Setup of run 1:
## fft16
module fft16 (
    input  wire              clk,
    input  wire              rst_n,
    input  wire              start,
    input  wire signed [8:0] din_i,
    input  wire signed [8:0] din_q,
    output wire              ready,
    output wire              dout_valid,
    output wire signed [8:0] dout_i,
    output wire signed [8:0] dout_q
);
Size in the first run: about 41 I/O pins, ~53,000 µm² of cells after synthesis.
Settings: LEC_CHECK=0, CAP_MARGIN=20, CELL_PAD_IN_SITES_GLOBAL_PLACEMENT=1, CORE_MARGIN=2, CORE_UTILIZATION=33, CTS_CLUSTER_SIZE=91, GPL_ROUTABILITY_DRIVEN=0, SETUP_SLACK_MARGIN=0.78, SLEW_MARGIN=15, TNS_END_PERCENT=20; clock period 5.91 ns.
run.sh (not shown) runs the stock make flow with config.mk's settings and CLKGATE_MAP_FILE=.
Layout checks on run 1: not met. Flow itself completed; violations: setup timing.
For run 2, these inputs were changed with respect to run 1:
Settings: CELL_PAD_IN_SITES_GLOBAL_PLACEMENT: 1 -> unset; SETUP_SLACK_MARGIN: 0.78 -> unset; GPL_ROUTABILITY_DRIVEN: 0 -> unset; CORE_UTILIZATION: 33 -> 40; CTS_CLUSTER_SIZE: 91 -> unset; SLEW_MARGIN: 15 -> 20; TNS_END_PERCENT: 20 -> unset; the clock period (ns, I/O delays scaled along): 5.91 -> 10.0.
[summary]
- Run 2 finished end to end and its layout was clean on timing, DRC and antenna.
- Run 2 packs its core tighter than run 1.
- Run 2 vs run 1 — post-CTS resize count dropped by more than half
- Of the two values seen for standard cell with the maximum stage delay on the critical path, sky130_fd_sc_hd__fa_1 was produced by run 2 and sky130_fd_sc_hd__fa_2 by run 1.
- For met3 track utilization from global routing, run 1 and run 2 come out practically identical.
Changes in run 3 relative to run 2:
Settings: CORE_UTILIZATION changed from 40 to 68; TNS_END_PERCENT newly set to 30; the clock period (ns, I/O delays scaled along) changed from 10.0 to 8.53.
### Flow results
Having completed the whole flow, run 2 delivered a layout that passed the timing, design-rule and antenna checks.
Although it ran to completion, run 3 produced a layout that fails the final checks because of setup timing.
When run 3 is measured against run 2, its CTS buffer count turns out 4 lower.
Share of the core filled with cells in the final layout sits higher in run 3 than in run 2.
Higher overall track demand over capacity in global routing among run 2 and run 3: run 3
Against run 2, run 3 comes in 4.0% lower on clock-buffer cell count.

* * *

== P ==
Starting RTL as in the previous note.
==> flow/config.mk <==
export PLATFORM = sky130hd
export DESIGN_NAME = fft16
export DESIGN_NICKNAME = fft16
export VERILOG_FILES = /design/flow/design.v
export SDC_FILE = /design/flow/constraint.sdc
export NUM_CORES = 4
export LEC_CHECK = 0
export ABC_AREA = 1
export CAP_MARGIN = 20
export CORE_MARGIN = 2
export CORE_UTILIZATION = 72
export PLACE_DENSITY = 0.42
export SLEW_MARGIN = 20
==> flow/constraint.sdc <==
create_clock -name core_clock -period 7.86 [get_ports {clk}]
set_input_delay 1.5720 -clock core_clock [delete_from_list [all_inputs] [get_ports {clk}]]
set_output_delay 1.5720 -clock core_clock [all_outputs]
set_load 0.01 [all_outputs]
P never completed, since it errored out during global routing (5_1_grt).
For Q, these inputs were changed with respect to P:
- CORE_UTILIZATION now 70, was 72
- ABC_AREA no longer set, was 1
- PLACE_DENSITY no longer set, was 0.42
- the clock period (ns, I/O delays scaled along) now 7.16, was 7.86
Findings:
- Min die size across P and Q: Q
- On x dimension of the die, Q tracks P almost exactly.
- Status(Q) = ERROR, stage = clock tree synthesis (4_1_cts)
- Lower yosys stat chip area among P and Q: Q
- Q vs P — number of different library cells in the post-synthesis netlist rose about 50%.
- Going from P to Q, the mean area per synthesized cell was found to have gone up by 19%.
- Between P and Q, the AND-OR/OR-AND share of the synthesized area is lower for P.
- Delta (Q minus P): synthesized area went down by 1700 sq um, synthesized net count went down by 16%, number of instances in the synthesized netlist went down by about 18%.

* * *

Setup of JK:
Starting RTL as in the previous note.
==> flow/config.mk <==
export PLATFORM = sky130hd
export DESIGN_NAME = fft16
export DESIGN_NICKNAME = fft16
export VERILOG_FILES = /design/flow/design.v
export SDC_FILE = /design/flow/constraint.sdc
export NUM_CORES = 4
export LEC_CHECK = 0
export ABC_AREA = 0
export CAP_MARGIN = 20
export CELL_PAD_IN_SITES_DETAIL_PLACEMENT = 0
export CORE_ASPECT_RATIO = 1.04
export CORE_MARGIN = 2
export CORE_UTILIZATION = 63
export GPL_ROUTABILITY_DRIVEN = 1
export SETUP_SLACK_MARGIN = -0.55
export SLEW_MARGIN = 20
==> flow/constraint.sdc <==
create_clock -name core_clock -period 13.9 [get_ports {clk}]
set_input_delay 2.7800 -clock core_clock [delete_from_list [all_inputs] [get_ports {clk}]]
set_output_delay 2.7800 -clock core_clock [all_outputs]
set_load 0.01 [all_outputs]
JK: flow completed, timing, DRC and antenna clean
## Diff of input files: MS against JK
Settings: setting CTS_CLUSTER_DIAMETER to 283 for the first time; removing CORE_ASPECT_RATIO (formerly 1.04); changing CORE_UTILIZATION from 63 to 66; changing the clock period (ns, I/O delays scaled along) from 13.9 to 9.2.
==> comparison <==
- From the logs: MS reached the end of the flow and failed the layout checks with setup timing.
- Compared to JK, MS has share of the final layout cell area in multi-input gates 3.2 points lower.
- Any difference in final-layout clock-cell area share between MS and JK is small enough to ignore.
- The final reports for MS and JK show global-route wire length before repair higher in the former.
- | area of all placed cells without fillers | lower: JK |
Input-level comparison between AL and MS:
Settings: changing SETUP_SLACK_MARGIN from -0.55 to -0.28; changing ABC_AREA from 0 to 1; changing CTS_CLUSTER_DIAMETER from 283 to 127; removing GPL_ROUTABILITY_DRIVEN (formerly 1); changing CAP_MARGIN from 20 to 5; changing CORE_UTILIZATION from 66 to 72; setting PLACE_DENSITY to 0.66 for the first time; changing SLEW_MARGIN from 20 to 25; removing CELL_PAD_IN_SITES_DETAIL_PLACEMENT (formerly 0).
- AL: it failed with a tool error in 5_1_grt, so there are no final results.
- AL vs MS, summed standard-cell area reported by yosys went up by 3.2%.
- Row number of cell rows: AL lower / MS higher
- Changes observed in AL relative to MS: floorplan-stage core utilization +6.1 points; arithmetic-cell share of the synthesized area counting full adders, half adders and majority gates fell 0.84 points.
- Per the comparison of AL with MS, number of standard cells after synthesis went up 22%; register share after synthesis went down 1.3 points; routability congestion estimate saw an increase; post-synthesis cell area rose 3.2%.
- [compare] base=MS new=AL: area share of xor/xnor cells in the synthesized design went down by 1.7 points, multiplexer share of the synthesized area went down 0.75 points.
--- input diff AL..TR ---
Settings: swapping 5 for 20 in CAP_MARGIN; swapping 25 for 20 in SLEW_MARGIN; clearing SETUP_SLACK_MARGIN, which used to be -0.28; clearing ABC_AREA, which used to be 1; clearing CTS_CLUSTER_DIAMETER, which used to be 127; clearing PLACE_DENSITY, which used to be 0.66; putting CTS_CLUSTER_SIZE at 47 where nothing was set; swapping 9.2 for 9.58 in the clock period (ns, I/O delays scaled along).
--- outcome ---
Nothing crashed in TR and all stages finished; the problem is that the final layout failed, the offending checks being setup timing.
The area of the mapped netlist number comes out lower for TR vs AL.
Synthesized chip area reported by yosys went down by a few percent going from AL to TR.
Going from AL to TR, the post-synthesis cell count was found to have gone down by about 18%.
Die span in x, TR vs AL: down slightly
Taking AL as the reference, in TR fraction of synthesized cell area in xor and xnor cells +1.7 points; post-cts repair resize count climbed 13; global placement routability congestion moved down; post-synthesis share of cell area spent on full adders, half adders and majority gates +0.84 points.
Higher sequential area share after synthesis was reported by TR, not AL.
Summary — area fraction in compound gates after synthesis, TR relative to AL: higher, by 4.1 points.

* * *

== job 7071 ==
fft16 again, from the RTL that the note above started with.
==> flow/config.mk <==
export PLATFORM = sky130hd
export DESIGN_NAME = fft16
export DESIGN_NICKNAME = fft16
export VERILOG_FILES = /design/flow/design.v
export SDC_FILE = /design/flow/constraint.sdc
export NUM_CORES = 4
export LEC_CHECK = 0
export ABC_AREA = 1
export CAP_MARGIN = 20
export CELL_PAD_IN_SITES_DETAIL_PLACEMENT = 0
export CORE_ASPECT_RATIO = 1.04
export CORE_MARGIN = 2
export CORE_UTILIZATION = 72
export CTS_CLUSTER_SIZE = 14
export GPL_ROUTABILITY_DRIVEN = 1
export PLACE_DENSITY_LB_ADDON = 0.27
export SETUP_SLACK_MARGIN = -0.55
export SLEW_MARGIN = 20
==> flow/constraint.sdc <==
create_clock -name core_clock -period 13.9 [get_ports {clk}]
set_input_delay 2.7800 -clock core_clock [delete_from_list [all_inputs] [get_ports {clk}]]
set_output_delay 2.7800 -clock core_clock [all_outputs]
set_load 0.01 [all_outputs]
Inputs modified between job 7071 and job 4735:
Settings: GPL_ROUTABILITY_DRIVEN removed (was 1); SETUP_SLACK_MARGIN removed (was -0.55); CELL_PAD_IN_SITES_DETAIL_PLACEMENT removed (was 0); CTS_CLUSTER_SIZE changed from 14 to 97; PLACE_DENSITY_LB_ADDON removed (was 0.27); CORE_ASPECT_RATIO removed (was 1.04); the clock period (ns, I/O delays scaled along) changed from 13.9 to 6.18.
[summary]
- Job 4735: GRT-0116 in global routing -> run aborted
- Job 7071 → job 4735: number of post-CTS setup repair buffers higher; synthesized cell count was more or less identical; number of clock sinks about even; die span in y went down; final weighted congestion in routability-driven placement +about 9%.
Edits applied to the flow inputs when going from job 4735 to job 1232:
Settings: a change of CORE_UTILIZATION from 72 to 30; a deleted ABC_AREA that had been 1; a deleted CTS_CLUSTER_SIZE that had been 97; a change of the clock period (ns, I/O delays scaled along) from 6.18 to 14.4.
## What came out
Going from job 4735 to job 1232, the area figure in the yosys stat output was found to have gone down by about 3%.
Job 1232 closes out successfully: all stages finished, all timing, DRC and antenna checks passed.
Going from job 4735 to job 1232, number of gates resized after cts shows a reduction of 359; die extent in y shows an increase of 140 µm.
#### Input delta (job 6786 over job 1232)
Settings: CORE_UTILIZATION now 71, was 30; SETUP_SLACK_MARGIN now -0.82, previously not set; the clock period (ns, I/O delays scaled along) now 8.43, was 14.4.
--- outcome ---
Across job 1232 and job 6786, a clean result was obtained everywhere but in job 6786.
Complete run, failing final checks: job 6786, reason negative setup slack.
Compared with job 1232, in job 6786 half-perimeter wire length of the detailed placement result shows an increase of 5.5%, worst slew margin relative to its limit grew by 2.4 points, fraction of area in registers decreased by 3.8 points relative to the old numbers, final antenna diode count climbed 3.
Tap cell count delta for job 6786 relative to job 1232: 59% lower
Compared with job 1232, job 6786 has less setup slack.
Number of buffers outside the clock class in the layout: job 6786 higher than job 1232
Relative to job 1232, violation count after the first detailed-route iteration has increased by 89% in job 6786.
[compare] base=job 1232 new=job 6786: initial antenna violation count saw an increase; post-synthesis async set-or-reset flop share level.
#### Input delta (job 1811 over job 6786)
Settings: ABC_AREA: unset -> 1; PLACE_DENSITY_LB_ADDON: unset -> 0.06; SETUP_SLACK_MARGIN: -0.82 -> 2.51.
For job 1811, the flow was terminated by a tool error in global routing and produced no final design. The die used by job 1811 is larger than the one used by job 6786. Delta (job 1811 minus job 6786): half-perimeter wire length after detailed placement now larger; synthesized area moved up; summed standard-cell area reported by yosys increased by 3.2% relative to the old numbers.
diff inputs: job 1811 => job 7697
Settings: clearing PLACE_DENSITY_LB_ADDON, which used to be 0.06; swapping 71 for 40 in CORE_UTILIZATION; clearing ABC_AREA, which used to be 1; clearing SETUP_SLACK_MARGIN, which used to be 2.51; swapping 8.43 for 9.91 in the clock period (ns, I/O delays scaled along).
--- outcome ---
- Per the final summary, job 7697 finished and its layout is clean on timing, DRC and antenna.
- Initial core utilization: job 7697 vs job 1811 down 31 points
- Placed wire-length estimate after detailed placement in job 7697 is about 11% lower than in job 1811
- The die extent in y in job 7697 sits 86 µm above the value recorded for job 1811.
